==> design/flow/design.v <==
`timescale 1ns / 1ps
module mul_ctrl
#(  parameter 					r = 10163,
	parameter					G_DAT_DEP = 159,
	parameter                   G_ADDR_W = 8,
    parameter                   G_DAT_W = 64,
    parameter                   H_ADDR_W = 7,
    parameter                   H_DAT_W = 14,
    parameter					H_DAT_DEP = 71)
(
	input						clk,
	input 						rst_b,
	input 						start,
	output reg 					done,
	output reg [G_ADDR_W-1:0]	g_addra,
	output reg 					g_wea,
	output reg [G_DAT_W-1:0]	g_douta,
	input      [G_DAT_W-1:0]	g_dina, 
	output reg [G_ADDR_W-1:0]	g_addrb,
	output reg 					g_web,
	output reg [G_DAT_W-1:0]	g_doutb,
	input      [G_DAT_W-1:0]	g_dinb,
	output reg [H_ADDR_W-1:0]	h_addra,
	output reg 					h_wea,
	output reg [H_DAT_W-1:0]	h_douta,
	input      [H_DAT_W-1:0]	h_dina, 
	output reg [G_ADDR_W-1:0]	f_addra,
	output reg 					f_wea,
	output reg [G_DAT_W-1:0]	f_douta,
	input      [G_DAT_W-1:0]	f_dina
    );
wire [H_DAT_W-1:0] h_dina_inv;
wire [5:0] offset, offset2;
wire [G_DAT_W-7:0] base;
reg [3:0] cnt;
reg h_flag;
reg [5:0] offset_reg,offset_reg2;
reg [2*G_DAT_W-1:0] rotate;
reg g_rd_done;
reg ld_done;
reg rot_done;
reg [1:0] f_wr_done;
parameter 		INIT = 3'd0,  
				READ_H = 3'd1,  
				READ_G = 3'd2,  
				LOAD = 3'd3,  
				ROTATE = 3'd4,
				ADD = 3'd5,
				WRITE_F = 3'd6;
reg    [2:0]   state, next_state;
always @ (posedge clk)
	  if (!rst_b)            
			state <= INIT;        
	  else                  
			state <= next_state; 
always @(*) begin
    case (state)
        INIT: 
            if (start)
                next_state = READ_H;
            else
                next_state = INIT;  
        READ_H:
        	if (cnt == 2)
                next_state = READ_G;  
            else 
            	next_state = READ_H;          
        READ_G:
        	if (g_rd_done)
        		next_state = LOAD;
        	else 
        		next_state = READ_G;	
        LOAD:	
        	if (ld_done)
        		next_state = ROTATE;
        	else 
        		next_state = LOAD;
        ROTATE:
        	if (rot_done)
        		next_state = ADD;
        	else 
        		next_state = ROTATE;
        ADD:
        	next_state = WRITE_F;
        WRITE_F:
        	if (done)
        		next_state = INIT;
        	else if (h_flag)
        		next_state = READ_H;	
        	else 
        		next_state = ROTATE;
        default:
            next_state = INIT;        
    endcase
end
always @(posedge clk) begin
	case (state)
		INIT: begin
			done <= 0;
			g_rd_done <= 0;
			ld_done <= 0;
			rot_done <= 0;
			f_wr_done <= 0;
			h_flag <= 0;
			cnt <= 0;
			offset_reg <= 0;
			offset_reg2 <= 0;
			rotate <= {2*G_DAT_W{1'b0}};
			g_addra <= 0;
			g_wea <= 0;
			g_douta <= {G_DAT_W{1'b0}};
			g_addrb <= 0;
			g_web <= 0;
			g_doutb <= {G_DAT_W{1'b0}};	
			h_addra <= 0;
			h_wea <= 0;
			h_douta <= {H_DAT_W{1'b0}};
			f_addra <= 0;
			f_wea <= 0;
			f_douta <= {G_DAT_W{1'b0}};
		end
		READ_H: begin
			done <= 0;
			g_rd_done <= 0;
			ld_done <= 0;
			rot_done <= 0;
			f_wr_done <= 0;
			h_flag <= 0;
			if (cnt != 2)
				cnt <= cnt + 1;
			else 
				cnt <= 0;	
			offset_reg <= offset_reg;
			offset_reg2 <= offset_reg2;
			rotate <= {2*G_DAT_W{1'b0}};
			g_addra <= 0;
			g_wea <= 0;
			g_douta <= {G_DAT_W{1'b0}};
			g_addrb <= 0;
			g_web <= 0;
			g_doutb <= {G_DAT_W{1'b0}};	
			h_addra <= h_addra;
			h_wea <= 0;
			h_douta <= {H_DAT_W{1'b0}};
			f_addra <= 0;
			f_wea <= 0;
			f_douta <= {G_DAT_W{1'b0}};			
		end
		READ_G: begin
			done <= 0;
			rot_done <= 0;
			f_wr_done <= 0;
			h_flag <= 0;
			if (!g_rd_done)
				cnt <= cnt + 1'd1;
			else 
				cnt <= 0;	
			offset_reg <= offset;
			offset_reg2 <= offset;
			rotate <= {2*G_DAT_W{1'b0}};
			if (base == G_DAT_DEP - 2 && cnt == 0 && offset_reg > 50) begin  
				g_addra <= base;
				g_addrb <= base + 1'd1;
				g_rd_done <= 0;
				ld_done <= 0;
			end
			else if (base == G_DAT_DEP - 2 && cnt == 1 && offset_reg > 50) begin  
				g_addra <= base + 1'd1;
				g_addrb <= 0;
				g_rd_done <= 1;
				ld_done <= 0;
			end
			else  if (cnt == 0) begin
				g_addra <= base;
				g_addrb <= base == G_DAT_DEP - 1 ? 0 : base + 1'd1;
				g_rd_done <= 0;
				ld_done <= 0;
			end
			else begin
				g_addra <= base;
				g_addrb <= base == G_DAT_DEP - 1 ? 0 : base + 1'd1;
				g_rd_done <= 1;
				ld_done <= 0;
			end
			g_wea <= 0;
			g_douta <= {G_DAT_W{1'b0}};
			g_web <= 0;
			g_doutb <= {G_DAT_W{1'b0}};	
			h_addra <= h_addra;
			h_wea <= 0;
			h_douta <= {H_DAT_W{1'b0}};
			f_addra <= 0;
			f_wea <= 0;
			f_douta <= {G_DAT_W{1'b0}};			
		end
		LOAD: begin
			done <= 0;
			g_rd_done <= 0;
			rot_done <= 0;
			f_wr_done <= 0;
			h_flag <= 0;
			if (ld_done)
				offset_reg <= g_addra == 0 ? offset2 : offset;
			else 
				offset_reg <= offset_reg;	
			offset_reg2 <= offset_reg2;
			if (ld_done)
				cnt <= 0;
			else 
				cnt <= cnt + 1'b1;	
			if (base == G_DAT_DEP - 2 && cnt == 0 && offset_reg > 50) begin
				rotate <= {g_dina,g_dinb[G_DAT_W-1:G_DAT_W-51],13'd0};
				ld_done <= 1;
			end
			else if (base == G_DAT_DEP - 2 && cnt == 1 && offset_reg > 50) begin
				rotate <= {rotate[2*G_DAT_W-1:2*G_DAT_W-115],g_dinb[G_DAT_W-1:G_DAT_W-13]};
				ld_done <= 0;	
			end	
			else if (base == G_DAT_DEP - 1) begin
				rotate <= {g_dina[G_DAT_W-1:G_DAT_W-51],g_dinb,13'b0};
				ld_done <= 1;
			end
			else begin
				rotate <= {g_dina,g_dinb};
				ld_done <= 1;
			end
			if (cnt == 0) begin
				h_addra <= h_addra;	
				g_addra <= g_addra != G_DAT_DEP - 1 ? g_addra + 1'd1 : 0;
				g_addrb <= g_addrb != G_DAT_DEP - 1 ? g_addrb + 1'd1 : 0;
			end
			else begin
				h_addra <= h_addra;
				g_addra <= g_addra;
				g_addrb <= g_addrb;
			end
			g_wea <= 0;
			g_douta <= {G_DAT_W{1'b0}};
			g_web <= 0;
			g_doutb <= {G_DAT_W{1'b0}};	
			h_wea <= 0;
			h_douta <= {H_DAT_W{1'b0}};
			f_addra <= 0;
			f_wea <= 0;
			f_douta <= {G_DAT_W{1'b0}};
		end
		ROTATE: begin
			done <= 0;
			g_rd_done <= 0;
			ld_done <= 0;
			f_wr_done <= 0;
			h_flag <= h_flag;
			if (cnt == 5)
				cnt <= 0;
			else	
				cnt <= cnt + 1;
			if (cnt == 4)
				rot_done <= 1;
			else 
				rot_done <= 0;	
			if (cnt == 0 && offset_reg2[0])
				rotate <= {rotate[2*G_DAT_W-2:0],1'b0};
			else if (cnt == 1 && offset_reg2[1])
				rotate <= {rotate[2*G_DAT_W-3:0],2'b0};
			else if (cnt == 2 && offset_reg2[2])
				rotate <= {rotate[2*G_DAT_W-5:0],4'b0};
			else if (cnt == 3 && offset_reg2[3])
				rotate <= {rotate[2*G_DAT_W-9:0],8'b0};
			else if (cnt == 4 && offset_reg2[4])
				rotate <= {rotate[2*G_DAT_W-17:0],16'b0};
			else if (cnt == 5 && offset_reg2[5])
				rotate <= {rotate[2*G_DAT_W-33:0],32'b0};
			else 
				rotate <= rotate;	
			g_wea <= 0;
			g_douta <= {G_DAT_W{1'b0}};			
			g_web <= 0;
			g_doutb <= {G_DAT_W{1'b0}};	
			if (cnt == 2 && h_flag) begin  
				h_addra <= h_addra;
				g_addra <= base;
				g_addrb <= base + 1'd1 == G_DAT_DEP ? 0 : base + 1'd1;
				offset_reg <= offset; 
				offset_reg2 <= offset_reg2;
			end
			else if (cnt == 3 && base == G_DAT_DEP - 2 && offset_reg > 50 && h_flag) begin  
				h_addra <= h_addra;
				g_addra <= base + 1'b1;
				g_addrb <= 0;
				offset_reg <= offset_reg;
				offset_reg2 <= offset_reg2;
			end
			else if (cnt == 3 && g_addra == G_DAT_DEP - 2 && offset_reg > 50) begin  
				h_addra <= h_addra;
				g_addra <= G_DAT_DEP - 1;
				g_addrb <= 0;
				offset_reg <= offset_reg;
				offset_reg2 <= offset_reg2;
			end
			else begin
				h_addra <= h_addra;
				g_addra <= g_addra;
				g_addrb <= g_addrb;
				offset_reg <= offset_reg;
				offset_reg2 <= offset_reg2;
			end
			h_wea <= 0;
			h_douta <= {H_DAT_W{1'b0}};
			f_addra <= f_addra;
			f_wea <= 0;
			f_douta <= {G_DAT_W{1'b0}};	
		end
		ADD: begin
			if (h_addra == H_DAT_DEP-1'b1 && f_addra == G_DAT_DEP-1'b1) 
				done <= 1;
			else
				done <= 0;	
			g_rd_done <= 0;
			ld_done <= 0;
			rot_done <= 0;
			f_wr_done <= 0;	
			offset_reg <= offset_reg;
			offset_reg2 <= offset_reg2;
			cnt <= 0;
			if (g_addra == G_DAT_DEP-1 && offset_reg > 50)  
				rotate <= {g_dina,g_dinb[G_DAT_W-1:G_DAT_W-51],13'd0};
			else if (g_addra == G_DAT_DEP-1 && (offset_reg < 50 || offset_reg == 50))
				rotate <= {g_dina[G_DAT_W-1:G_DAT_W-51],g_dinb,13'd0};
			else 	
				rotate <= {g_dina,g_dinb};	
			g_addra <= g_addra;
			g_wea <= 0;
			g_douta <= {G_DAT_W{1'b0}};
			g_addrb <= g_addrb;
			g_web <= 0;
			g_doutb <= {G_DAT_W{1'b0}};	
			h_wea <= 0;
			h_douta <= {H_DAT_W{1'b0}};
			if (f_addra == G_DAT_DEP-1) begin
				h_addra <= h_addra + 1;
				h_flag <= 1;  
			end				
			else begin
				h_addra <= h_addra;	
				h_flag <= 0;
			end
			f_addra <= f_addra;
			f_wea <= 1;
			f_douta <= f_addra != G_DAT_DEP-1 ? f_dina ^ rotate[2*G_DAT_W-1:2*G_DAT_W-G_DAT_W] : {f_dina[G_DAT_W-1:G_DAT_W-51] ^ rotate[2*G_DAT_W-1:2*G_DAT_W-51],13'b0};
		end
		WRITE_F: begin	
			done <= 0;	
			g_rd_done <= 0;
			ld_done <= 0;
			rot_done <= 0;
			f_wr_done <= 0;
			if (g_addra == G_DAT_DEP-1) begin
				offset_reg <= offset2;	
				offset_reg2 <= offset_reg;			
			end
			else begin
				offset_reg <= offset_reg;
				offset_reg2 <= offset_reg;
			end	
			cnt <= 0;			
			if (g_addra == G_DAT_DEP-1 && offset_reg > 50) 
				rotate <= {rotate[2*G_DAT_W-1:2*G_DAT_W-115],g_dinb[G_DAT_W-1:G_DAT_W-13]};
			else 
				rotate <= rotate;	
			g_addra <= g_addra != G_DAT_DEP - 1 ? g_addra + 1'd1 : 0;
			g_wea <= 0;
			g_douta <= {G_DAT_W{1'b0}};
			g_addrb <= g_addrb != G_DAT_DEP - 1 ? g_addrb + 1'd1 : 0;
			g_web <= 0;
			g_doutb <= {G_DAT_W{1'b0}};	
			h_wea <= 0;
			h_addra <= h_addra;	
			h_douta <= {H_DAT_W{1'b0}};
			h_flag <= h_flag;
			if (f_addra != G_DAT_DEP-1)
				f_addra <= f_addra + 1'b1;
			else 
				f_addra <= 0;	
			f_wea <= 0;
			f_douta <= {G_DAT_W{1'b0}};	
		end
	endcase
end
assign h_dina_inv = h_dina == 0 ? 0 : r - h_dina;
assign base = h_dina_inv[H_DAT_W-1:6];
assign offset = h_dina_inv[5:0];
assign offset2 = offset > 50 ? offset-51 : offset+13; 
endmodule
`timescale 1ns / 1ps
module bike_mul
#(  parameter               G_ADDR_W = 8,
    parameter               G_DAT_W = 64,
    parameter               H_ADDR_W = 7,
    parameter               H_DAT_W = 14
    )
(
    input                   clk,
    input                   rst_b,
    input                   start,
    output reg              done,
    output reg [G_ADDR_W-1:0] g_addra,
    input      [G_DAT_W-1:0]  g_douta,
    output reg [G_ADDR_W-1:0] g_addrb,
    input      [G_DAT_W-1:0]  g_doutb,
    output reg [H_ADDR_W-1:0] h_addra,
    input      [H_DAT_W-1:0]  h_douta,
    output reg                f_wea,
    output reg [G_ADDR_W-1:0] f_addra,
    output reg [G_DAT_W-1:0]  f_dina,
    input      [G_DAT_W-1:0]  f_douta
    );
wire                    mul_done;
wire                    mul_g_wea, mul_g_web;
wire [G_ADDR_W-1:0]     mul_g_addra, mul_g_addrb;
wire [G_DAT_W-1:0]      mul_g_douta, mul_g_doutb;
wire                    mul_h_wea;
wire [H_ADDR_W-1:0]     mul_h_addra;
wire [H_DAT_W-1:0]      mul_h_douta;
wire                    mul_f_wea;
wire [G_ADDR_W-1:0]     mul_f_addra;
wire [G_DAT_W-1:0]      mul_f_douta;
mul_ctrl mul0_ctrl (
    .clk                    (clk),
    .rst_b                  (rst_b),
    .start                  (start),
    .done                   (mul_done),
    .g_addra                (mul_g_addra),
    .g_wea                  (mul_g_wea),
    .g_douta                (mul_g_douta),
    .g_dina                 (g_douta),
    .g_addrb                (mul_g_addrb),
    .g_web                  (mul_g_web),
    .g_doutb                (mul_g_doutb),
    .g_dinb                 (g_doutb),
    .h_addra                (mul_h_addra),
    .h_wea                  (mul_h_wea),
    .h_douta                (mul_h_douta),
    .h_dina                 (h_douta),
    .f_addra                (mul_f_addra),
    .f_wea                  (mul_f_wea),
    .f_douta                (mul_f_douta),
    .f_dina                 (f_douta)
    );
always @(posedge clk) begin
    if (!rst_b) begin
        done    <= 1'b0;
        g_addra <= 0;
        g_addrb <= 0;
        h_addra <= 0;
        f_wea   <= 1'b0;
        f_addra <= 0;
        f_dina  <= 0;
    end
    else begin
        done    <= mul_done;
        g_addra <= mul_g_addra;
        g_addrb <= mul_g_addrb;
        h_addra <= mul_h_addra;
        f_wea   <= mul_f_wea;
        f_addra <= mul_f_addra;
        f_dina  <= mul_f_douta;
    end
end
endmodule
==> design/flow/run.sh <==
#!/bin/bash
# the make line also repeats each setting of config.mk as NAME=value (left out here)
make -C /OpenROAD-flow-scripts/flow DESIGN_CONFIG=/design/flow/config.mk WORK_HOME=/design/flow/orfs CLKGATE_MAP_FILE= finish
==> design/flow/config.mk <==
export PLATFORM = sky130hd
export DESIGN_NAME = bike_mul
export DESIGN_NICKNAME = bike_mul
export VERILOG_FILES = /design/flow/design.v
export SDC_FILE = /design/flow/constraint.sdc
export NUM_CORES = 4
export LEC_CHECK = 0
export CAP_MARGIN = 20
export CORE_MARGIN = 5
export CORE_UTILIZATION = 40
export CTS_CLUSTER_DIAMETER = 208
export CTS_CLUSTER_SIZE = 14
export SLEW_MARGIN = 20
export TNS_END_PERCENT = 50
==> design/flow/constraint.sdc <==
create_clock -name core_clock -period 7.8 [get_ports {clk}]
set_input_delay 1.5600 -clock core_clock [delete_from_list [all_inputs] [get_ports {clk}]]
set_output_delay 1.5600 -clock core_clock [all_outputs]
set_load 0.01 [all_outputs]
==> impl_metrics.sql, run 1 <==
-- physical implementation figures
INSERT INTO impl_metrics (metric_group, metric, value, unit) VALUES
('logic_synthesis', 'top_area_share', '34.05', '%'),
('cts', 'cts-resized-gates', '0', ''),
('worst_setup_path', 'setup.worst_path.start_class', 'input pin', ''),
('routing', 'totalWireLength', '80790', 'µm'),
('sta', 'layout_min_cycle_time', '6.003', 'ns'),
('cts', 'cts_made_buffers', '28', ''),
('power', 'largestPowerGroup', 'sequential cells', ''),
('floorplan', 'dieHeight', '242.4', 'µm'),
('min_path', 'hold_path_startpoint', 'mul0_ctrl.f_douta[45]', ''),
('grt', 'global_route.usage.met1', '37.80', '%'),
('grt', 'globalRoute.totalOverflow', '0', ''),
('logic_synthesis', 'post_synthesis_mean_instance_area', '8.755', 'µm²'),
('worst_setup_path', 'crit_path_drt', '8.13', 'ns'),
('worst_setup_path', 'critical_path.cell_chain', 'clkdlybuf4s50_1 > inv_1 > ha_1 > nor4b_1 > nand4_1 > o21a_1 > inv_1 > ha_1 > nand4_1 > a211o_1 > o21a_2 > buf_4 > a222oi_1 > nand3_1', ''),
('finish', 'fin_area', '25720', 'µm²'),
('worst_setup_path', 'r2r_slack', '3.32', 'ns'),
('worst_setup_path', 'critPathLaunch', 'h_douta[2]', ''),
('floorplan', 'num_rows', '85', ''),
('sta', 'timing_max_transition_violations_final', '0', ''),
('grt', 'groute.layer.met3.usage', '4.424', '%'),
('outcome', 'run_status', 'no timing/DRC/antenna violations', ''),
('sta', 'finalHoldViolCount', '0', ''),
('logic_synthesis', 'ys_top_cells_by_area', 'sky130_fd_sc_hd__edfxtp_1, sky130_fd_sc_hd__dfxtp_1, sky130_fd_sc_hd__nand2_1', ''),
('worst_setup_path', 'crit_path_max_fanout', '35', ''),
('floorplan', 'die_width', '242.4', 'µm'),
('worst_setup_path', 'r2r_cells', '9', ''),
('cts', 'cts_tree', 'built', ''),
('logic_synthesis', 'synth_adder_area_share', '1.216', '%'),
('logic_synthesis', 'synth-area-yosys', '21610', 'µm²'),
('grt', 'grt_antenna_before_repair', '2', ''),
('worst_setup_path', 'cp.depth', '14', ''),
('min_path', 'whs_endpoint', 'f_dina[45]', ''),
('power', 'power_report.internal_total', '3.275', 'mW'),
('sta', 'tightestPinTransition', '1.095', 'ns'),
('sta', 'finalClockPeriodUsage', '76.97', '%'),
('place', 'dp_hpwl', '55180', 'µm'),
('power', 'power-per-cell-area', '183.4', 'nW/µm²'),
('finish', 'post-route-util', '47.89', '%'),
('logic_synthesis', 'synth_cell_types', '72', ''),
('finish', 'fillers', '5090', ''),
('worst_setup_path', 'startpoint_of_the_worst_register_to_register_path', 'mul0_ctrl.cnt[0]', ''),
('grt', 'groute.layer.met2.usage', '39.21', '%'),
('cts', 'clock_transition_time_at_the_flip_flop_clock_pins_of_the_worst_setup_and_hold_paths', '0.07', 'ns'),
('power', 'sequential_power_share', '50.9', '%'),
('routing', 'ant_nets', '0', ''),
('floorplan', 'core-area', '53710', 'µm²'),
('logic_synthesis', 'yosys.area_share.simple', '20.20', '%'),
('logic_synthesis', 'xor_area_share', '4.134', '%'),
('logic_synthesis', 'syn_inst', '2468', ''),
('cts', 'h-tree-depth', '1', ''),
('cts', 'clock_tree.buffer_depth', '3', ''),
('floorplan', 'dieArea', '58770', 'µm²'),
('place', 'dp_cells', '3244', ''),
('flow_run', 'stage_log_warnings', '49', ''),
('worst_setup_path', 'setup.worst_path.end', 'mul0_ctrl.rotate[61]', ''),
('logic_synthesis', 'enable_flop_cells', '245', ''),
('grt', 'gr-usage-all-layers', '26.02', '%'),
('sta', 'setup_repair_after_global_routing_missed_its_margin', 'no', ''),
('worst_setup_path', 'r2r-end', 'mul0_ctrl.rotate[126]', ''),
('worst_setup_path', 'path_buffers', '4', ''),
('grt', 'grt_first_pass_wirelength', '123300', 'µm'),
('sta', 'final.setup.tns', '0', 'ns'),
('cts', 'worst_skew_pair.late_latency', '0.60', 'ns'),
('floorplan', 'boundaryPins', '306', ''),
('worst_setup_path', 'worstSetupEndpointType', 'flop', ''),
('finish', 'final_nets', '2811', ''),
('worst_setup_path', 'critical-path-top-delay-family', 'AND-OR/OR-AND gates', ''),
('logic_synthesis', 'synth_stat.cells', '2468', ''),
('logic_synthesis', 'fp_nets', '2698', ''),
('power', 'post-layout-total-power', '4.718', 'mW'),
('logic_synthesis', 'ys_warn_count', '2', '');
[stage by stage]
stage                     hold WS [ns]  setup slack, ns
after floorplan                 0.4261           0.3550
after global placement          0.4289            1.478
after detailed placement        0.4338            1.167
after CTS                       0.4496            1.785
after global routing            0.4548            1.395
final                           0.4453            1.797
[layer usage]
| metal | share of wire (%) | up-vias |
|---|---|---|
| li1 | - | 9365 |
| met1 | 42 | 9793 |
| met2 | 43 | 1319 |
| met3 | 11 | 172 |
| met4 | 3.8 | 2 |
| met5 | 0.012 | - |
[final cells by class]
class | instances | area (µm²) | share of cell area (%)
clock inverters | 1 | 16.27 | 0.06324
repair buffers | 333 | 3312 | 12.88
well taps | 696 | 870.8 | 3.386
clock buffers | 51 | 788.3 | 3.064
diodes | 3 | 7.507 | 0.02919
inverters | 25 | 93.84 | 0.3648
multi-input cells | 1844 | 11190 | 43.51
flip-flops and latches | 349 | 9442 | 36.71
==> run 2, diff against run 1 <==
ABC_AREA = 1   (was default)
CELL_PAD_IN_SITES_GLOBAL_PLACEMENT = 1   (was default)
CORE_ASPECT_RATIO = 0.95   (was default)
CORE_UTILIZATION = 70   (was 40)
CTS_CLUSTER_DIAMETER = 144   (was 208)
GPL_ROUTABILITY_DRIVEN = 1   (was default)
GPL_TIMING_DRIVEN = 1   (was default)
MIN_ROUTING_LAYER = met2   (was default)
TNS_END_PERCENT = 40   (was 50)
==> impl_metrics.sql, run 2 <==
-- load yosys + openroad results
INSERT INTO impl_metrics (metric_group, metric, value, unit) VALUES
('logic_synthesis', 'synth_stat.cells', '3073', ''),
('logic_synthesis', 'top_cells_by_count', 'sky130_fd_sc_hd__nand2_1, sky130_fd_sc_hd__inv_1, sky130_fd_sc_hd__o21ai_0', ''),
('logic_synthesis', 'compound_area_share', '24.96', '%'),
('logic_synthesis', 'synth_cell_types', '53', ''),
('floorplan', 'core-area', '32190', 'µm²'),
('logic_synthesis', 'ys_warn_count', '2', ''),
('logic_synthesis', 'synth-async-reset-ratio', '0', '%'),
('floorplan', 'dieHeight', '185.9', 'µm'),
('logic_synthesis', 'xor_area_share', '2.842', '%'),
('logic_synthesis', 'synth_area_leader_cell', 'sky130_fd_sc_hd__edfxtp_1', ''),
('logic_synthesis', 'syn_inst', '3073', ''),
('logic_synthesis', 'synth_adder_area_share', '1.152', '%'),
('logic_synthesis', 'ys_seq_share', '41.39', '%'),
('logic_synthesis', 'yosys.area_share.simple', '19.22', '%'),
('logic_synthesis', 'synth_flop_count', '349', ''),
('floorplan', 'core_util_floorplan', '70.84', '%'),
('logic_synthesis', 'fp_nets', '3303', ''),
('outcome', 'error_line', '[ERROR GPL-0301] Utilization 111.969 % exceeds 100%.', ''),
('floorplan', 'die_width', '195.2', 'µm'),
('logic_synthesis', 'synthMuxAreaShare', '0', '%'),
('floorplan', 'num_rows', '64', ''),
('logic_synthesis', 'post_synthesis_mean_instance_area', '7.421', 'µm²'),
('logic_synthesis', 'most_common_cell', 'sky130_fd_sc_hd__nand2_1', ''),
('outcome', 'run_status', 'stopped before the end', ''),
('logic_synthesis', 'syn_area', '22810', 'µm²'),
('logic_synthesis', 'synthTopLogicFamily', 'AND-OR/OR-AND gates', ''),
('logic_synthesis', 'synth-main-ff-cell', 'sky130_fd_sc_hd__edfxtp_1', ''),
('logic_synthesis', 'enable_flop_cells', '245', ''),
('outcome', 'stop_stage', 'global placement without I/O', ''),
('logic_synthesis', 'top_area_share', '32.26', '%'),
('logic_synthesis', 'ys_top_cells_by_area', 'sky130_fd_sc_hd__edfxtp_1, sky130_fd_sc_hd__nand2_1, sky130_fd_sc_hd__dfxtp_1', ''),
('floorplan', 'dieArea', '36290', 'µm²'),
('logic_synthesis', 'synth-area-yosys', '22810', 'µm²');
==> run 3, diff against run 2 <==
ABC_AREA = default   (was 1)
CELL_PAD_IN_SITES_GLOBAL_PLACEMENT = default   (was 1)
CORE_ASPECT_RATIO = default   (was 0.95)
CORE_MARGIN = 2   (was 5)
CORE_UTILIZATION = 56   (was 70)
CTS_CLUSTER_DIAMETER = default   (was 144)
CTS_CLUSTER_SIZE = default   (was 14)
GPL_ROUTABILITY_DRIVEN = default   (was 1)
GPL_TIMING_DRIVEN = default   (was 1)
MIN_ROUTING_LAYER = default   (was met2)
TNS_END_PERCENT = default   (was 40)
clock period = 3.58 ns   (was 7.8 ns; I/O delays follow)
==> impl_metrics.sql, run 3 <==
-- physical implementation figures
INSERT INTO impl_metrics (metric_group, metric, value, unit) VALUES
('floorplan', 'dieHeight', '200.4', 'µm'),
('routing', 'vias', '21759', ''),
('place', 'place.port_buffers', '305', ''),
('min_path', 'hold_path_class', 'reg -> reg', ''),
('logic_synthesis', 'synth_cell_types', '72', ''),
('finish', 'areaGrowthSynthToFinish', '25.41', '%'),
('worst_setup_path', 'r2r_slack', '0.43', 'ns'),
('floorplan', 'boundaryPins', '306', ''),
('sta', 'clock_skew', '0.01943', 'ns'),
('grt', 'grt_first_pass_wirelength', '119000', 'µm'),
('min_path', 'hold_crit_depth', '1', ''),
('cts', 'clock_tree.buffer_depth', '3', ''),
('routing', 'ant_nets', '0', ''),
('sta', 'tightestPinTransition', '0.9465', 'ns'),
('worst_setup_path', 'r2r-end', 'mul0_ctrl.rotate[14]', ''),
('logic_synthesis', 'ys_warn_count', '2', ''),
('grt', 'gr-usage-all-layers', '37.27', '%'),
('worst_setup_path', 'worstSetupEndpointType', 'flop', ''),
('power', 'power.sequential.total', '5.23', 'mW'),
('logic_synthesis', 'fp_nets', '2698', ''),
('cts', 'clock_tree.root_cell', 'sky130_fd_sc_hd__clkbuf_16', ''),
('floorplan', 'core-area', '37840', 'µm²'),
('logic_synthesis', 'yosys.area_share.simple', '20.20', '%'),
('floorplan', 'die_width', '200.4', 'µm'),
('logic_synthesis', 'xor_area_share', '4.134', '%'),
('worst_setup_path', 'cp_common_cell', 'sky130_fd_sc_hd__ha_1', ''),
('finish', 'final_nets', '2934', ''),
('min_path', 'hold_path_startpoint', 'mul0_ctrl.f_douta[47]', ''),
('floorplan', 'dieArea', '40170', 'µm²'),
('worst_setup_path', 'critical-path-max-stage-delay', '0.47', 'ns'),
('place', 'dp_hpwl', '52790', 'µm'),
('flow_run', 'stage_log_warnings', '46', ''),
('routing', 'drcViolationCount', '0', ''),
('floorplan', 'core_util_floorplan', '57.10', '%'),
('finish', 'post-route-util', '71.61', '%'),
('logic_synthesis', 'syn_area', '21610', 'µm²'),
('logic_synthesis', 'synth_stat.cells', '2468', ''),
('sta', 'max_freq', '0.2884', 'GHz'),
('worst_setup_path', 'startpoint_of_the_worst_register_to_register_path', 'mul0_ctrl.cnt[0]', ''),
('worst_setup_path', 'critPathLaunch', 'h_douta[0]', ''),
('power', 'irDropWorstVdd', '0.3015', 'mV'),
('logic_synthesis', 'synth_area_leader_cell', 'sky130_fd_sc_hd__edfxtp_1', ''),
('logic_synthesis', 'post_synthesis_mean_instance_area', '8.755', 'µm²'),
('worst_setup_path', 'path_buffers', '2', ''),
('power', 'p_clk', '4.01', 'mW'),
('logic_synthesis', 'top_cells_by_count', 'sky130_fd_sc_hd__nand2_1, sky130_fd_sc_hd__edfxtp_1, sky130_fd_sc_hd__clkbuf_1', ''),
('routing', 'totalWireLength', '78470', 'µm'),
('logic_synthesis', 'syn_inst', '2468', ''),
('power', 'pg_comb', '2.17', 'mW'),
('cts', 'numClockSinks', '349', ''),
('sta', 'setup_repair_after_global_routing_missed_its_margin', 'no', ''),
('power', 'sequential_power_share', '45.8', '%'),
('routing', 'drtPass1Iterations', '12', ''),
('worst_setup_path', 'cp.depth', '12', ''),
('sta', 'finalHoldViolCount', '0', ''),
('power', 'power_frac_clock', '35.1', '%'),
('power', 'power.net_switching', '3.405', 'mW'),
('logic_synthesis', 'synth-async-reset-ratio', '0', '%'),
('logic_synthesis', 'synthMuxAreaShare', '3.851', '%'),
('worst_setup_path', 'critical_path.cell_chain', 'clkdlybuf4s50_1 > inv_1 > ha_1 > nor4b_4 > nand4_1 > o21a_1 > ha_1 > xnor2_1 > or3b_2 > a2111o_1 > a22oi_2 > o22ai_1', ''),
('worst_setup_path', 'crit_path_max_fanout', '7', ''),
('worst_setup_path', 'worst_ep_arrival_time', '3.75', 'ns'),
('flow_run', 'drv_cap', '0', ''),
('sta', 'max-slew-margin-rel', '36.90', '%'),
('logic_synthesis', 'ys_top_cells_by_area', 'sky130_fd_sc_hd__edfxtp_1, sky130_fd_sc_hd__dfxtp_1, sky130_fd_sc_hd__nand2_1', ''),
('sta', 'layout_min_cycle_time', '3.467', 'ns'),
('floorplan', 'num_rows', '71', ''),
('logic_synthesis', 'enable_flop_cells', '245', ''),
('worst_setup_path', 'critical-path-top-delay-family', 'AND-OR/OR-AND gates', ''),
('worst_setup_path', 'cp_max_stage_cell', 'sky130_fd_sc_hd__or3b_2', ''),
('routing', 'detail_route.vias_per_cell', '6.701', ''),
('grt', 'grt_antenna_before_repair', '2', ''),
('cts', 'worst_skew_pair.late_latency', '0.57', 'ns'),
('power', 'largestPowerGroup', 'sequential cells', ''),
('worst_setup_path', 'setup.worst_path.start_class', 'input pin', ''),
('logic_synthesis', 'ys_seq_share', '43.68', '%'),
('logic_synthesis', 'top_area_share', '34.05', '%'),
('logic_synthesis', 'synthTopLogicFamily', 'AND-OR/OR-AND gates', ''),
('logic_synthesis', 'synth-main-ff-cell', 'sky130_fd_sc_hd__edfxtp_1', ''),
('sta', 'setup_viol', '0', ''),
('logic_synthesis', 'compound_area_share', '21.77', '%'),
('logic_synthesis', 'most_common_cell', 'sky130_fd_sc_hd__nand2_1', ''),
('power', 'power.share.combinational', '19.0', '%'),
('routing', 'initial_drc_count', '3937', ''),
('power', 'power-per-cell-area', '421.1', 'nW/µm²'),
('logic_synthesis', 'synth-area-yosys', '21610', 'µm²'),
('sta', 'finalClockPeriodUsage', '96.85', '%'),
('grt', 'globalRoute.totalOverflow', '0', ''),
('logic_synthesis', 'synth_flop_count', '349', ''),
('cts', 'holdBufCountCts', '0', ''),
('power', 'sw_share', '29.84', '%'),
('worst_setup_path', 'setup.worst_path.end', 'mul0_ctrl.g_addrb[7]', ''),
('grt', 'grt_pass1_vias', '20155', ''),
('worst_setup_path', 'worst-setup-path-type', 'in -> reg', ''),
('power', 'leakagePower', '10.35', 'nW'),
('cts', 'cts_tree', 'built', ''),
('cts', 'clock_transition_time_at_the_flip_flop_clock_pins_of_the_worst_setup_and_hold_paths', '0.06', 'ns'),
('cts', 'cts_made_buffers', '39', ''),
('routing', 'avgRoutedWirePerCell', '24.17', 'µm'),
('grt', 'largest_net_degree_at_the_start_of_global_routing', '116', ''),
('worst_setup_path', 'crit_path_drt', '3.86', 'ns'),
('min_path', 'whs_endpoint', 'f_dina[47]', ''),
('sta', 'final.setup.tns', '0', 'ns'),
('logic_synthesis', 'synth_adder_area_share', '1.216', '%'),
('outcome', 'run_status', 'no timing/DRC/antenna violations', ''),
('place', 'gp_routability_congestion', '0.9320', ''),
('power', 'power_report.internal_total', '8.006', 'mW'),
('sta', 'timing_max_transition_violations_final', '0', ''),
('worst_setup_path', 'r2r_cells', '9', ''),
('cts', 'h-tree-depth', '2', '');
run 3: what timing repair did:
| item | CTS | global route |
|---|---|---|
| resized | 1 | 12 |
| endpoints found under the hold margin | 0 | 0 |
| gates cloned | 0 | 4 |
| buffers inserted | 4 | 4 |
| pin swaps | 1 | 10 |
| setup endpoints to repair | 55 | 58 |
run 3: metrics by stage:
| step | hold WS (ns) | instances | total power [mW] | setup slack (ns) | area [µm²] |
|---|---|---|---|---|---|
| 2_1_floorplan | 0.4261 | 2468 | 6.286 | -1.196 | 21710 |
| 3_3_place_gp | 0.4278 | 3163 | 7.347 | -0.5849 | 25620 |
| 3_5_place_dp | 0.4343 | 3163 | 7.388 | -0.6855 | 25620 |
| 4_1_cts | 0.4389 | 3238 | 11.35 | 0.03329 | 26940 |
| 5_1_grt | 0.4628 | 3247 | 11.79 | 0.001139 | 27100 |
| 6_report | 0.4409 | 3247 | 11.41 | 0.1126 | 27100 |
run 3: cell type report:
type                            count  area [µm²]
Inverter                           25       96.34
Tap cell                          511       639.4
Clock buffer                       49        1086
Antenna cell                        2       5.005
Multi-Input combinational cell   1844       11270
Sequential cell                   349        9440
Fill cell                        2879       10750
Clock inverter                     22       180.2
Timing Repair Buffer              445        4377
run 3: layer usage:
| layer | GRT usage (%) | part of all wire [%] | routed length [µm] | up-vias |
|---|---|---|---|---|
| li1 | - | - | - | 9617 |
| met2 | 57.29 | 45 | 34930 | 1727 |
| met5 | 0 | 0 | 0 | - |
| met1 | 50.85 | 38 | 29720 | 10164 |
| met3 | 8.003 | 13 | 10050 | 251 |
| met4 | 16.48 | 4.8 | 3765 | 0 |
==> run 4, diff against run 3 <==
CORE_UTILIZATION = 68   (was 56)
CTS_CLUSTER_SIZE = 37   (was default)
PLACE_DENSITY = 0.6   (was default)
SETUP_SLACK_MARGIN = 1.01   (was default)
clock period = 3.54 ns   (was 3.58 ns; I/O delays follow)
==> impl_metrics.sql, run 4 <==
-- load yosys + openroad results
INSERT INTO impl_metrics (metric_group, metric, value, unit) VALUES
('grt', 'gr-usage-all-layers', '76.34', '%'),
('cts', 'h-tree-depth', '2', ''),
('outcome', 'error_line', '[ERROR GRT-0232] Routing congestion too high. Check the congestion heatmap in the GUI.', ''),
('logic_synthesis', 'synth_cell_types', '72', ''),
('logic_synthesis', 'synth-async-reset-ratio', '0', '%'),
('logic_synthesis', 'synthTopLogicFamily', 'AND-OR/OR-AND gates', ''),
('logic_synthesis', 'synthMuxAreaShare', '3.851', '%'),
('logic_synthesis', 'yosys.area_share.simple', '20.20', '%'),
('floorplan', 'core-area', '31390', 'µm²'),
('logic_synthesis', 'synth-main-ff-cell', 'sky130_fd_sc_hd__edfxtp_1', ''),
('floorplan', 'dieArea', '33220', 'µm²'),
('cts', 'clock_tree.root_cell', 'sky130_fd_sc_hd__clkbuf_16', ''),
('logic_synthesis', 'synth_area_leader_cell', 'sky130_fd_sc_hd__edfxtp_1', ''),
('cts', 'cts_made_buffers', '37', ''),
('logic_synthesis', 'most_common_cell', 'sky130_fd_sc_hd__nand2_1', ''),
('floorplan', 'core_util_floorplan', '68.83', '%'),
('floorplan', 'boundaryPins', '306', ''),
('logic_synthesis', 'enable_flop_cells', '245', ''),
('place', 'place.port_buffers', '305', ''),
('logic_synthesis', 'syn_inst', '2468', ''),
('logic_synthesis', 'top_area_share', '34.05', '%'),
('cts', 'holdBufCountCts', '0', ''),
('logic_synthesis', 'synth_adder_area_share', '1.216', '%'),
('place', 'dp_hpwl', '52950', 'µm'),
('logic_synthesis', 'ys_seq_share', '43.68', '%'),
('outcome', 'stop_stage', 'global routing', ''),
('place', 'gp_routability_congestion', '0.9907', ''),
('logic_synthesis', 'synth_stat.cells', '2468', ''),
('logic_synthesis', 'synth_flop_count', '349', ''),
('logic_synthesis', 'fp_nets', '2698', ''),
('logic_synthesis', 'ys_top_cells_by_area', 'sky130_fd_sc_hd__edfxtp_1, sky130_fd_sc_hd__dfxtp_1, sky130_fd_sc_hd__nand2_1', ''),
('cts', 'clock_tree.buffer_depth', '3', ''),
('grt', 'globalRoute.totalOverflow', '8', ''),
('logic_synthesis', 'ys_warn_count', '2', ''),
('logic_synthesis', 'syn_area', '21610', 'µm²'),
('logic_synthesis', 'synth-area-yosys', '21610', 'µm²'),
('floorplan', 'num_rows', '65', ''),
('floorplan', 'die_width', '182.3', 'µm'),
('logic_synthesis', 'post_synthesis_mean_instance_area', '8.755', 'µm²'),
('floorplan', 'dieHeight', '182.3', 'µm'),
('cts', 'numClockSinks', '349', ''),
('logic_synthesis', 'top_cells_by_count', 'sky130_fd_sc_hd__nand2_1, sky130_fd_sc_hd__edfxtp_1, sky130_fd_sc_hd__clkbuf_1', ''),
('outcome', 'run_status', 'stopped before the end', ''),
('logic_synthesis', 'xor_area_share', '4.134', '%'),
('logic_synthesis', 'compound_area_share', '21.77', '%');
run 4: timing repair:
item / in CTS
endpoints found under the setup margin: 352
buffers inserted: 41
pin swaps: 42
resized: 234
gates cloned: 14
run 4: routing by layer:
| metal | track usage (%) | GRT overflow |
|---|---|---|
| met4 | 74.58 | 3 |
| met5 | 40.30 | 0 |
| met1 | 75.59 | 1 |
| met2 | 91.94 | 2 |
| met3 | 63.04 | 2 |
run 4: through the flow:
stage	instance area, µm²	setup WS (ns)	instances
after global placement	25450	-0.5418	3047
after CTS	27960	0.5162	3169
after floorplan	21800	-1.228	2468
after detailed placement	25450	-0.5891	3047
==> run 5, diff against run 4 <==
CORE_MARGIN = 8   (was 2)
CORE_UTILIZATION = 39   (was 68)
CTS_CLUSTER_DIAMETER = 349   (was default)
CTS_CLUSTER_SIZE = default   (was 37)
PLACE_DENSITY = default   (was 0.6)
PLACE_DENSITY_LB_ADDON = 0.06   (was default)
SETUP_SLACK_MARGIN = 1.49   (was 1.01)
SLEW_MARGIN = 40   (was 20)
clock period = 8.59 ns   (was 3.54 ns; I/O delays follow)
==> impl_metrics.sql, run 5 <==
-- physical implementation figures
INSERT INTO impl_metrics (metric_group, metric, value, unit) VALUES
('floorplan', 'core_util_floorplan', '39.30', '%'),
('cts', 'clock_tree.buffer_depth', '3', ''),
('grt', 'grt_pass1_vias', '19899', ''),
('grt', 'globalRoute.totalOverflow', '0', ''),
('logic_synthesis', 'xor_area_share', '4.134', '%'),
('logic_synthesis', 'syn_inst', '2468', ''),
('logic_synthesis', 'synth-async-reset-ratio', '0', '%'),
('floorplan', 'dieArea', '63190', 'µm²'),
('cts', 'holdBufCountCts', '0', ''),
('logic_synthesis', 'most_common_cell', 'sky130_fd_sc_hd__nand2_1', ''),
('logic_synthesis', 'synth_area_leader_cell', 'sky130_fd_sc_hd__edfxtp_1', ''),
('place', 'dp_cells', '3300', ''),
('logic_synthesis', 'top_area_share', '34.05', '%'),
('cts', 'cts-resized-gates', '0', ''),
('sta', 'layout_min_cycle_time', '6.010', 'ns'),
('logic_synthesis', 'synth_flop_count', '349', ''),
('logic_synthesis', 'yosys.area_share.simple', '20.20', '%'),
('logic_synthesis', 'ys_warn_count', '2', ''),
('grt', 'grt_first_pass_wirelength', '127500', 'µm'),
('logic_synthesis', 'post_synthesis_mean_instance_area', '8.755', 'µm²'),
('logic_synthesis', 'synth_stat.cells', '2468', ''),
('logic_synthesis', 'synthMuxAreaShare', '3.851', '%'),
('power', 'p_clk', '1.69', 'mW'),
('logic_synthesis', 'syn_area', '21610', 'µm²'),
('cts', 'cts_tree', 'built', ''),
('logic_synthesis', 'synthTopLogicFamily', 'AND-OR/OR-AND gates', ''),
('logic_synthesis', 'top_cells_by_count', 'sky130_fd_sc_hd__nand2_1, sky130_fd_sc_hd__edfxtp_1, sky130_fd_sc_hd__clkbuf_1', ''),
('grt', 'grt_antenna_before_repair', '1', ''),
('power', 'power_report.internal_total', '3.310', 'mW'),
('logic_synthesis', 'ys_seq_share', '43.68', '%'),
('floorplan', 'dieHeight', '251.4', 'µm'),
('worst_setup_path', 'cp.depth', '14', ''),
('routing', 'vias', '20558', ''),
('floorplan', 'boundaryPins', '306', ''),
('routing', 'detail_route.vias_per_cell', '6.089', ''),
('place', 'gp_routability_congestion', '0.9031', ''),
('cts', 'numClockSinks', '349', ''),
('routing', 'totalWireLength', '84520', 'µm'),
('logic_synthesis', 'fp_nets', '2698', ''),
('cts', 'h-tree-depth', '2', ''),
('logic_synthesis', 'synth_cell_types', '72', ''),
('logic_synthesis', 'compound_area_share', '21.77', '%'),
('sta', 'clock_skew', '0.03122', 'ns'),
('grt', 'gr-usage-all-layers', '25.56', '%'),
('routing', 'avgRoutedWirePerCell', '25.03', 'µm'),
('floorplan', 'core-area', '54990', 'µm²'),
('logic_synthesis', 'ys_top_cells_by_area', 'sky130_fd_sc_hd__edfxtp_1, sky130_fd_sc_hd__dfxtp_1, sky130_fd_sc_hd__nand2_1', ''),
('cts', 'clock_tree.root_cell', 'sky130_fd_sc_hd__clkbuf_16', ''),
('cts', 'clock_transition_time_at_the_flip_flop_clock_pins_of_the_worst_setup_and_hold_paths', '0.06', 'ns'),
('cts', 'cts_made_buffers', '41', ''),
('finish', 'sequential_standard_cell_area', '9442', 'µm²'),
('finish', 'fillers', '5310', ''),
('power', 'irDropWorstVdd', '0.1268', 'mV'),
('logic_synthesis', 'synth_adder_area_share', '1.216', '%'),
('power', 'sequential_power_share', '46.1', '%'),
('grt', 'largest_net_degree_at_the_start_of_global_routing', '114', ''),
('worst_setup_path', 'r2r_slack', '4.27', 'ns'),
('floorplan', 'num_rows', '86', ''),
('sta', 'final.setup.tns', '0', 'ns'),
('floorplan', 'die_width', '251.4', 'µm'),
('routing', 'n_antenna_cell', '0', ''),
('finish', 'mi_logic_area', '11220', 'µm²'),
('logic_synthesis', 'synth-main-ff-cell', 'sky130_fd_sc_hd__edfxtp_1', ''),
('outcome', 'run_status', 'no timing/DRC/antenna violations', ''),
('sta', 'setup_viol', '0', ''),
('place', 'place.port_buffers', '305', ''),
('logic_synthesis', 'synth-area-yosys', '21610', 'µm²'),
('place', 'dp_hpwl', '58280', 'µm'),
('logic_synthesis', 'enable_flop_cells', '245', ''),
('cts', 'post_cts.repair.setup_buffers', '0', ''),
('worst_setup_path', 'critical_path.cell_chain', 'clkdlybuf4s50_1 > inv_1 > ha_1 > nor4b_1 > nand4_1 > o21a_1 > inv_1 > ha_1 > nand4_1 > a211o_1 > o21a_2 > buf_4 > a222oi_1 > nand3_1', '');
run 5: cell type report:
type | count | share of cell area [%]
clock buffer | 60 | 4.409
clock inverter | 16 | 0.4798
inverter | 25 | 0.3611
multi-input combinational | 1844 | 42.59
sequential | 349 | 35.85
tap | 748 | 3.554
timing repair buffer | 334 | 12.76
run 5: layer usage:
metal	share of wire (%)	track usage, %	wire length, µm
met1	42	34.84	35660
met2	46	40.34	38500
met3	9.1	5.195	7689
met4	3.1	8.314	2651
met5	0.024	0	20
run 5: metrics by stage:
| stage | cell area, µm² | hold WS, ns | util (%) | setup WS (ns) | total power [mW] |
|---|---|---|---|---|---|
| 5_1_grt | 26340 | 0.4572 | 47.90 | 2.409 | 4.923 |
| 3_5_place_dp | 25030 | 0.4337 | 45.52 | 2.119 | 3.068 |
| 3_3_place_gp | 24890 | 0.4276 | 45.26 | 2.115 | 3.052 |
| 6_report | 26340 | 0.4410 | 47.90 | 2.580 | 4.740 |
| 2_1_floorplan | 21620 | 0.4261 | - | 2.589 | 2.616 |
| 4_1_cts | 26320 | 0.4421 | 47.86 | 2.721 | 4.758 |
Power is estimated from default activity; no workload was simulated.
